v43:
==> flow/design.v (excerpt) <==
module top (
  input  logic        clk,
  input  logic        rst_n,
  input  logic [15:0] setpoint,
  input  logic [15:0] feedback,
  input  logic [15:0] Kp,
  input  logic [15:0] Ki,
  input  logic [15:0] Kd,
  input  logic [15:0] clk_prescaler,
  output logic [15:0] control_signal
);
  pid_controller u_dut (
    .clk(clk),
    .rst_n(rst_n),
    .setpoint(setpoint),
    .feedback(feedback),
    .Kp(Kp),
    .Ki(Ki),
    .Kd(Kd),
    .clk_prescaler(clk_prescaler),
    .control_signal(control_signal)
  );
endmodule
Settings: LEC_CHECK=0, CAP_MARGIN=20, CORE_MARGIN=2, CORE_UTILIZATION=72, CTS_CLUSTER_DIAMETER=36, CTS_CLUSTER_SIZE=88, MAX_ROUTING_LAYER=met4, PLACE_DENSITY_LB_ADDON=0.03, SETUP_SLACK_MARGIN=1.36, SLEW_MARGIN=20, TNS_END_PERCENT=5; clock period 10.2 ns.
run.sh (not shown) runs the stock make flow with config.mk's settings and CLKGATE_MAP_FILE=.
Completing all stages was not enough for v43: its layout failed the final checks because of negative setup slack.
> inputs changed (v43 -> v29)
Settings: a deleted CTS_CLUSTER_DIAMETER that had been 36; a deleted MAX_ROUTING_LAYER that had been met4; an added HOLD_SLACK_MARGIN of -0.09; a change of SETUP_SLACK_MARGIN from 1.36 to 1.97; a change of CTS_CLUSTER_SIZE from 88 to 80; a change of the clock period (ns, I/O delays scaled along) from 10.2 to 6.75.
==> comparison <==
- Global-route usage over all layers (v29 over v43): increase, 2.5 points
- Comparing number of iterations in the first detailed-routing pass for v43 and v29, the bigger number came from v29.
- The flow completed for v29, but it is not clean: the layout still shows negative setup slack.
- From v29 to v43, number of flip-flops and latches in the synthesized netlist did not move at all.
- Delta (v29 minus v43): met3 layer wire length in the routed design went up; sequential share of cell area went down; worst-case headroom to the max-slew limit went down.
Input-level comparison between v53 and v29:
Settings: removing TNS_END_PERCENT (formerly 5); removing HOLD_SLACK_MARGIN (formerly -0.09); changing CORE_UTILIZATION from 72 to 40; removing SETUP_SLACK_MARGIN (formerly 1.97); removing PLACE_DENSITY_LB_ADDON (formerly 0.03); removing CTS_CLUSTER_SIZE (formerly 80); changing the clock period (ns, I/O delays scaled along) from 6.75 to 12.5.
==> results <==
Every run in v29 and v53 closed cleanly, with the single exception of v29. Relative to v29, the setup slack of v53 is higher by 4300 ps. Lower sequential fraction of total cell area among v29 and v53: v29. For total number of nets in the final design, dividing the value from v53 by the value from v29 gives 0.947. v53 against v29: final weighted congestion in routability-driven placement moved down; clock skew moved up; tap cell count moved up. Sort v29 and v53 by final instance count without filler cells, descending, and v53 comes first. Looking only at reg-to-reg setup timing slack, and setting everything else aside, the higher value of v29 and v53 goes to v53.
diff inputs: v53 => v51
Settings: SETUP_SLACK_MARGIN: unset -> -0.51; PLACE_DENSITY: unset -> 0.86; CTS_CLUSTER_DIAMETER: unset -> 340; TNS_END_PERCENT: unset -> 15; ABC_AREA: unset -> 1; CTS_CLUSTER_SIZE: unset -> 100; CELL_PAD_IN_SITES_GLOBAL_PLACEMENT: unset -> 2.
Delta(area added between synthesis and finish, v51 - v53) < 0
In v51, synthesized area per cell is lower than in v53.
Re post-route standard cell area excluding fillers: v51 and v53 aren't equal, and the higher value belongs to v51.
v51 — tally of unique sky130hd cells used after synthesis 5 lower, v53 as reference
v51 gives less buffer count excluding the clock tree in the final layout than v53 did.
Compared with v53, in v51 smallest hold slack down 29 ps; global-route wire length before repair up 15,000 um.
Relative to v51, the following input files were edited for v23:
Settings: TNS_END_PERCENT: 15 -> 45; PLACE_DENSITY: 0.86 -> 0.85.
### Flow results
On routed length per instance, v51 and v23 are basically level.
The post-place setup slack in v23 was higher than what v51 gave.
On post-route standard cell area excluding fillers, v51 and v23 are basically level.
Compared with v51, in v23 normalized max-slew margin higher, number of antenna violations at the first check in global routing lower, slew of the pin with the lowest slew margin lower.
What v22 does differently from v23 at the input level:
Settings: PLACE_DENSITY: 0.85 -> unset; ABC_AREA: 1 -> unset; SETUP_SLACK_MARGIN: -0.51 -> unset; TNS_END_PERCENT: 45 -> unset; CELL_PAD_IN_SITES_GLOBAL_PLACEMENT: 2 -> unset; CTS_CLUSTER_SIZE: 100 -> unset; CTS_CLUSTER_DIAMETER: 340 -> unset; the clock period (ns, I/O delays scaled along): 12.5 -> 8.22.
### Flow results
Status v22: flow complete, layout not clean - negative setup slack
v22 vs v23: area enclosed by the die boundary down in v22
Looking at cell with the largest stage delay on the worst path, the sky130_fd_sc_hd__fa_2 result is from v22; the sky130_fd_sc_hd__fa_1 one comes from v23.
v22 ended with less register fraction of the total cell area than v23.
Going from v23 to v22, number of tapcells dropped 53, utilization climbed 5.9 points, number of distinct library cells after synthesis saw an increase, non-clock buffer count rose by about 170%.
Sequential cell area fraction in the yosys report was higher in v22 than in v23.
